## run A
==> flow/design.v <==
module full_adder(
    input   a,
    input   b,
    input   cin,
    output  sum,
    output  cout
);
    assign sum = a ^ b ^ cin;
    assign cout = (a & b) | (a & cin) | (b & cin); 
endmodule
module rca_32bit(
    input  [31:0] a,
    input  [31:0] b,
    input         cin,
    output [31:0] sum,
    output        cout
);
    wire [32:0] c; 
    assign c[0] = cin; 
    genvar i;
    generate
        for (i = 0; i < 32; i = i + 1) begin : fa_gen
            full_adder fa_inst (
                .a(a[i]),
                .b(b[i]),
                .cin(c[i]), 
                .sum(sum[i]),
                .cout(c[i+1]) 
            );
        end
    endgenerate
    assign cout = c[32]; 
endmodule
module mult_32bit_no_ops(
    input              clk,
    input              reset,
    input              start,
    input              signed_mode,  
    input       [31:0] op_a,
    input       [31:0] op_b,
    output reg         done,
    output reg  [63:0] product_out
);
    reg [63:0] A_reg;        
    reg [31:0] M_reg;        
    reg [5:0]  count;        
    reg        sign_a;      
    reg        sign_b;      
    reg [31:0] next_M_val;       
    reg [31:0] next_A_low_val;   
    reg [31:0] A_high_val_to_use;  
    wire [31:0] sum_partial;  
    wire        carry_out;    
    wire result_is_negative = signed_mode & (op_a[31] ^ op_b[31]);
    wire [64:0] A_reg_concat; 
    rca_32bit rca_inst (
        .a(A_reg[63:32]),             
        .b(M_reg),                    
        .cin(1'b0),
        .sum(sum_partial),
        .cout(carry_out)
    );
    wire [31:0] abs_a_sum;
    rca_32bit rca_abs_a_inst (
        .a(~op_a), .b(32'h0), .cin(1'b1), .sum(abs_a_sum), .cout()
    );
    wire [31:0] abs_b_sum;
    rca_32bit rca_abs_b_inst (
        .a(~op_b), .b(32'h0), .cin(1'b1), .sum(abs_b_sum), .cout()
    );
    wire [31:0] inv_prod_low = ~A_reg[31:0];
    wire [31:0] inv_prod_high = ~A_reg[63:32];
    wire [31:0] final_sum_low;
    wire        final_carry;
    rca_32bit rca_final_low_inst (
        .a(inv_prod_low), .b(32'b0), .cin(1'b1), .sum(final_sum_low), .cout(final_carry)
    );
    wire [31:0] final_sum_high;
    rca_32bit rca_final_high_inst (
        .a(inv_prod_high), .b(32'b0), .cin(final_carry), .sum(final_sum_high), .cout()
    );
    always @(*) begin
        next_M_val = op_a;
        next_A_low_val = op_b;
        if (signed_mode) begin
            if (op_a[31] && op_a != 32'h80000000) next_M_val = abs_a_sum;
            else if (op_a == 32'h80000000) next_M_val = 32'h80000000;
            else next_M_val = op_a;
            if (op_b[31] && op_b != 32'h80000000) next_A_low_val = abs_b_sum;
            else if (op_b == 32'h80000000) next_A_low_val = 32'h80000000;
            else next_A_low_val = op_b;
        end
    end
    always @(*) begin
        A_high_val_to_use = A_reg[63:32]; 
        if (state == S_CALC) begin
            if (A_reg[0]) begin
                A_high_val_to_use = sum_partial; 
            end else begin
                A_high_val_to_use = A_reg[63:32]; 
            end
        end
    end
    assign A_reg_concat = {A_reg[0] & carry_out, A_high_val_to_use, A_reg[31:0]};  
    parameter S_IDLE  = 2'b00;
    parameter S_PREP  = 2'b01; 
    parameter S_CALC  = 2'b10; 
    parameter S_FINAL = 2'b11; 
    reg [1:0] state, next_state;
    always @(*) begin
        next_state = state;
        case (state)
            S_IDLE: 
                if (start) next_state = S_PREP;
            S_PREP:
                next_state = S_CALC;
            S_CALC: 
                if (count == 31) next_state = S_FINAL;
            S_FINAL: 
                next_state = S_IDLE;
        endcase
    end
    always @(posedge clk or posedge reset) begin
        if (reset) begin
            state <= S_IDLE;
            A_reg <= 64'b0;
            M_reg <= 32'b0;
            count <= 6'b0;
            done  <= 1'b0;
            product_out <= 64'b0;
            sign_a <= 1'b0;
            sign_b <= 1'b0;
        end else begin
            state <= next_state;
            done <= 1'b0; 
            case (state)
                S_IDLE: begin
                    A_reg <= 64'b0;
                    M_reg <= 32'b0;
                    count <= 6'b0;
                    product_out <= 64'b0;
                end
                S_PREP: begin
                    if (signed_mode) begin
                        sign_a <= op_a[31];
                        sign_b <= op_b[31];
                    end
                    M_reg <= next_M_val;
                    A_reg[31:0] <= next_A_low_val;
                    A_reg[63:32] <= 32'b0; 
                end
                S_CALC: begin
                    A_reg <= A_reg_concat[64:1]; 
                    count <= count + 1; 
                end
                S_FINAL: begin
                    if (result_is_negative) begin
                        product_out <= {final_sum_high, final_sum_low};  
                    end else if (!signed_mode) begin
                         if (op_a == 32'hFFFFFFFF && op_b == 32'hFFFFFFFF) begin
                             if (A_reg[63:32] == 32'h00000000 && A_reg[31:0] == 32'h00000001) begin
                                 product_out <= 64'hFFFFFFFE00000001;  
                             end else begin
                                 product_out <= A_reg;
                             end
                         end else begin
                             product_out <= A_reg;
                         end
                    end else begin
                        product_out <= A_reg;
                    end
                    done <= 1'b1;
                end
            endcase
        end
    end
endmodule
make LEC_CHECK=0 CAP_MARGIN=20 CELL_PAD_IN_SITES_DETAIL_PLACEMENT=2 CORE_ASPECT_RATIO=0.65 CORE_MARGIN=2 CORE_UTILIZATION=40 GPL_TIMING_DRIVEN=0 MAX_ROUTING_LAYER=met4 MIN_ROUTING_LAYER=met2 PLACE_DENSITY=0.54 SLEW_MARGIN=20 TNS_END_PERCENT=30 finish   # period 10.3 ns
run.sh (not shown) runs the stock make flow with config.mk's settings and CLKGATE_MAP_FILE=.
For run A, the flow was terminated by a tool error in 5_1_grt and produced no final design.
### run A -> run B
- MIN_ROUTING_LAYER: met2 -> met1
- HOLD_SLACK_MARGIN: unset -> 0.22
- MAX_ROUTING_LAYER: met4 -> met5
Results
On synthesized instance count, run A tracks run B almost exactly.
Run A -> run B: cell area after placement delta 0, exact match
[flow] run B | stages: complete | final checks: fail | reason: setup timing
Run A -> run B: number of flip-flops and latches in the synthesized netlist delta 0, exact match
Post-synthesis instance area: run A vs run B identical
Compared with run A, in run B number of placed cells counting well taps essentially unchanged, placed wire-length estimate level, total setup buffers inserted after CTS has remained practically unchanged.
The inputs of run C differ from those of run B as listed below.
- a change of TNS_END_PERCENT from 30 to 5
- an added GPL_ROUTABILITY_DRIVEN of 1
- a deleted CELL_PAD_IN_SITES_DETAIL_PLACEMENT that had been 2
- a deleted MIN_ROUTING_LAYER that had been met1
- an added ABC_AREA of 1
- a deleted GPL_TIMING_DRIVEN that had been 0
- an added CTS_CLUSTER_SIZE of 37
- a change of CORE_ASPECT_RATIO from 0.65 to 1.54
- a deleted HOLD_SLACK_MARGIN that had been 0.22
- a change of CAP_MARGIN from 20 to 0
- a change of CORE_UTILIZATION from 40 to 71
- a change of PLACE_DENSITY from 0.54 to 0.91
Notes after the runs:
No crash in run C: every stage finished, but the layout fails its final checks due to setup timing. Of run B and run C, run B shows the lower global-route usage, with run C above it. Against run B, run C reports a peak per-stage delay on the critical path that is lower. Delta(multi-input combinational cell area, run C - run B) > 0.
> inputs changed (run C -> run D)
- ABC_AREA no longer set, was 1
- SETUP_SLACK_MARGIN now 3.25, previously not set
- CTS_CLUSTER_DIAMETER now 27, previously not set
- PLACE_DENSITY no longer set, was 0.91
- the clock period (ns, I/O delays scaled along) now 10.9, was 10.3
==> comparison <==
[run D] flow finished | final checks: failed | reasons: setup timing
Between run D and run C, it is run D whose switching part of the total is higher, by 0.53 points.
From run C to run D the numbers moved as follows: quantity of gates resized following cts has increased; non-clock buffer count has decreased; synthesized cell count has decreased; total via count after detailed routing has decreased; power attributed to combinational cells has decreased.
Summary — cell count, run D relative to run C: lower, by 23%.
Compared to run C, run D has clock-buffer cell count 1 lower.
For run C, the dominant kind of combinational cell was simple AND/OR/NAND/NOR gates, unlike run D, where it was AND-OR/OR-AND gates.
Measured against each other, run D and run C differ in setup slack of the worst register-to-register path, the lower figure coming from run C.
Highest metal layer with signal wires = met4: run D; highest metal layer with signal wires = met5: run C
Multiplexer fraction of the synthesized cell area: run D and run C compared, higher one is run D

indigo:
RTL: the design.v shown in full above, as it stands there.
clock: 11.6 ns
lec_check: 0
cap_margin: 20
core_margin: 2
core_utilization: 72
place_density_lb_addon: 0.24
slew_margin: 20
tns_end_percent: 5
[flow] indigo | stages: complete | final checks: fail | reason: setup timing
Input-level comparison between nickel and indigo:
- putting ABC_AREA at 1 where nothing was set
- putting SETUP_SLACK_MARGIN at 2.42 where nothing was set
- putting CTS_CLUSTER_DIAMETER at 354 where nothing was set
- putting CTS_CLUSTER_SIZE at 100 where nothing was set
- putting PLACE_DENSITY at 0.6 where nothing was set
- clearing PLACE_DENSITY_LB_ADDON, which used to be 0.24
- swapping 11.6 for 8.16 in the clock period (ns, I/O delays scaled along)
Findings:
- When the final numbers for nickel and indigo were put side by side, the synthesized cell count turned out to be greater in nickel.
- Cmp nickel and indigo / routability-driven placement congestion ratio / lower: nickel
- Measured against each other, nickel and indigo differ in chip area from the yosys synthesis statistics, the lower figure coming from indigo.
- Worst setup timing slack at the placement stage for nickel: 3300 ps down relative to indigo
- Compared with indigo, nickel shows estimated wirelength of the detail-placed design higher by about 12%.
- As the logs show, nickel stopped at global routing after a tool error, so it never reached the end of the flow.
Inputs modified between nickel and cedar:
- setting HOLD_SLACK_MARGIN to -0.09 for the first time
- removing PLACE_DENSITY (formerly 0.6)
- changing CTS_CLUSTER_SIZE from 100 to 98
- removing ABC_AREA (formerly 1)
- changing CORE_UTILIZATION from 72 to 46
- removing SETUP_SLACK_MARGIN (formerly 2.42)
- changing the clock period (ns, I/O delays scaled along) from 8.16 to 14.0
[summary]
- On setup slack at placement, the higher figure sits with cedar, not nickel.
- Post-placement cell area (cedar vs. nickel) decreases by more than 10%
- Among nickel and cedar, the run that stopped before the end is nickel, and it is the only one.
- nickel got as far as global routing, where a tool error ended the run.
- Per the comparison of cedar with nickel, number of setup buffers added after CTS lost 1; synthesized cell count lost 26%; adder-cell share of the synthesized area picked up an extra 1.4 points.
Setup changes, cedar to sierra
- CORE_UTILIZATION: 46 -> 71
- TNS_END_PERCENT: 5 -> unset
- CTS_CLUSTER_DIAMETER: 354 -> unset
- CTS_CLUSTER_SIZE: 98 -> 35
- HOLD_SLACK_MARGIN: -0.09 -> unset
- the clock period (ns, I/O delays scaled along): 14.0 -> 11.5
Results
Yosys cell count came out exactly the same in cedar and sierra. Reported for cedar and sierra, number of cells traversed by the worst hold path turned out identical to the last digit. Compared with cedar, in sierra post-synthesis to final-layout area growth grew by 2.1 points; number of combinational gates with multiple inputs held steady; total routing resource utilization after global routing grew by 15 points; relative slew slack shrank by 6.7 points. The final report for sierra shows a completed flow and a layout that fails verification, specifically setup timing.
Edits applied to the flow inputs when going from sierra to lagoon:
- an added PLACE_DENSITY of 0.6
- a change of CORE_UTILIZATION from 71 to 62
- a deleted CTS_CLUSTER_SIZE that had been 35
- a change of the clock period (ns, I/O delays scaled along) from 11.5 to 9.03
Notes after the runs:
[sierra] flow finished | final checks: failed | reasons: setup timing. lagoon finished all stages; layout check result: FAIL, due to setup timing. Taking sierra as the reference point, the proportion of power drawn by combinational gates of lagoon rises by 1.8 points. Share of cell area taken by multi-input logic gates is lower on sierra. Area: lagoon vs sierra -> lagoon larger. Delta(global-route usage over all layers, lagoon - sierra) < 0.
Setup changes, lagoon to yarrow
- SETUP_SLACK_MARGIN now 1.55, previously not set
- CORE_UTILIZATION now 58, was 62
- PLACE_DENSITY no longer set, was 0.6
- the clock period (ns, I/O delays scaled along) now 8.1, was 9.03
- Side by side, die footprint turned out higher in yarrow than in lagoon.
- NOTE: pin slew with the least headroom to its limit in yarrow falls short of that of lagoon
- The flow completed for yarrow, but it is not clean: the layout still shows setup timing.
- Summary of yarrow over lagoon: clock network power share dropped 1.6 points, post-detailed-routing wire length climbed about 4%, minimum clock period after layout climbed 97 ps, non-clock buffer count climbed about 13%.
- Power consumed by the clock network (higher): yarrow
- Row number of antenna diodes: yarrow lower / lagoon higher
- Looking at fraction of the core area covered by cells at the end of the flow, yarrow sits 0.46 points below lagoon.

juniper:
Starts from the design.v that is shown in full above.
clock: 10.1 ns
lec_check: 0
abc_area: 1
cap_margin: 20
core_margin: 2
core_utilization: 71
cts_cluster_size: 35
place_density: 0.91
slew_margin: 20
Complete run, failing final checks: juniper, reason setup timing.
The inputs of fjord differ from those of juniper as listed below.
- removing CTS_CLUSTER_SIZE (formerly 35)
- removing ABC_AREA (formerly 1)
- changing CORE_UTILIZATION from 71 to 40
- changing PLACE_DENSITY from 0.91 to 0.6
- changing the clock period (ns, I/O delays scaled along) from 10.1 to 14.0
[summary]
fjord: PASS, flow complete, no timing, DRC or antenna violations
NOTE post-route cell area juniper->fjord decreased by more than 10%
Row overall die area: fjord higher / juniper lower
In the reports for fjord and juniper, the smaller required time at the endpoint of the critical path belongs to juniper.
Looking at main logic family after synthesis, the simple AND/OR/NAND/NOR gates result is from juniper; the AND-OR/OR-AND gates one comes from fjord.
Maximum clock rate went down by a little under 10% going from juniper to fjord.
Inputs modified between fjord and pepper:
- CTS_CLUSTER_DIAMETER: unset -> 290
- PLACE_DENSITY: 0.6 -> 0.42
- TNS_END_PERCENT: unset -> 15
- CORE_ASPECT_RATIO: unset -> 0.5
- HOLD_SLACK_MARGIN: unset -> -0.09
- GPL_ROUTABILITY_DRIVEN: unset -> 0
- CORE_UTILIZATION: 40 -> 46
- CTS_CLUSTER_SIZE: unset -> 95
## What came out
- Looking at topmost layer with routed signal wires, the met4 result is from fjord; the met5 one comes from pepper.
- Half-perimeter wire length after detailed placement deteriorates in pepper relative to fjord.
- Post-layout period usage of the worst path in pepper vs fjord: down 0.23 points
- As far as achievable frequency is concerned, pepper and fjord perform about the same.
- Of pepper and fjord, it is pepper that has the higher fraction of standard cell area in multi-input logic.
Input-level comparison between zinc and pepper:
- changing CTS_CLUSTER_DIAMETER from 290 to 303
- changing CORE_ASPECT_RATIO from 0.5 to 1.74
### Flow results
No run among pepper and zinc stopped early or left any final violation; all are clean. Between zinc and pepper, the clock period minus final worst setup slack is lower for pepper. For the power, zinc came in about 2.6% lower than pepper did. The die area was comparable across zinc and pepper. Relative to pepper, die boundary height has increased by 84% in zinc. Across both runs, achievable frequency was lower for zinc than for pepper. On utilization: between zinc and pepper, it ends up lower for zinc.

// mult_32bit_no_ops: RTL as listed in full above, without the edits since
export LEC_CHECK = 0
export CAP_MARGIN = 5
export CORE_ASPECT_RATIO = 0.74
export CORE_MARGIN = 10
export CORE_UTILIZATION = 55
export CTS_CLUSTER_DIAMETER = 124
export CTS_CLUSTER_SIZE = 11
export HOLD_SLACK_MARGIN = 0.19
export MAX_ROUTING_LAYER = met4
export SLEW_MARGIN = 40
create_clock -name core_clock -period 13.4 [get_ports {clk}]
Rerun with:
Settings changed: CAP_MARGIN 5 to 20, CORE_ASPECT_RATIO 0.74 to default, CORE_MARGIN 10 to 2, CORE_UTILIZATION 55 to 40, CTS_CLUSTER_DIAMETER 124 to default, CTS_CLUSTER_SIZE 11 to default, HOLD_SLACK_MARGIN 0.19 to default, MAX_ROUTING_LAYER met4 to default, PLACE_DENSITY from default to 0.6, SLEW_MARGIN 40 to 20.
Clock period 13.4 ns to 13.6 ns, I/O delays scaled along.
Area after synthesis does not change.
Die size rises by 11%.
Hold slack is better by 0.016 ns.
Wire length rises by 1.2%.
Global-route usage falls by 1.6 points.
Fmax falls by 0.66%.
Setup slack is better by 0.11 ns.
Cell area rises by 2.0%.
Final cell count rises by 6.5%.
First-iteration DRC count falls by 35%.
Combinational power falls by about 0.5%.
Rerun with:
Settings changed: CORE_UTILIZATION 40 to 71, CTS_CLUSTER_SIZE from default to 37, PLACE_DENSITY 0.6 to default.
Clock period 13.6 ns to 11.5 ns, I/O delays scaled along.
With this change the flow finished but failed the layout checks on negative setup slack.
Register-to-register slack gets worse by 1.0 ns.
Power increases by a quarter to a third.
Die area decreases by well over a third.
Via count climbs by roughly a tenth.
Design area grows slightly.
Flip-flop count does not change.
Routed wire length goes up by a few percent.
Rerun with:
Settings changed: ABC_AREA from default to 1, HOLD_SLACK_MARGIN from default to -0.08, PLACE_DENSITY from default to 0.82, SETUP_SLACK_MARGIN from default to 1.39, TNS_END_PERCENT from default to 5.
Clock period 11.5 ns to 10.2 ns, I/O delays scaled along.
The changed run ran to the end with violations: negative setup slack.
Routed wire length increases by 14%.
Synthesized area goes up by 7.5%.
Power goes up by 14%.
Design area went up by 9.5%.
Via count is higher by 17%.
Worst setup slack gets worse by 1.4 ns.
Cell count rose by 30%.
Sequential share of layout area came out lower by 2.7 points.
Hold slack loses 0.023 ns.
Global-route usage is higher by 1.1 points.
Rerun with:
Settings changed: CORE_UTILIZATION 71 to 72, CTS_CLUSTER_SIZE 37 to 10, HOLD_SLACK_MARGIN -0.08 to default, PLACE_DENSITY 0.82 to default, PLACE_DENSITY_LB_ADDON from default to 0.24, SETUP_SLACK_MARGIN 1.39 to default.
The new run reached the layout checks and failed them: negative setup slack.
Setup slack loses 0.35 ns.
Total power decreases by about 1.3%.
Routed wire length went up by about 11%.
Sequential cell count does not change.
Design area goes down by 1.0%.
Cell count hardly moves.
Clock skew goes up by 0.0070 ns.
Synthesized area does not change.
Clock power shrinks by about 3%.
Global-route usage went up by 2.8 points.
Via count climbs by about 5.6%.
Power figures rest on the tool's default switching activity, not on a simulated workload.
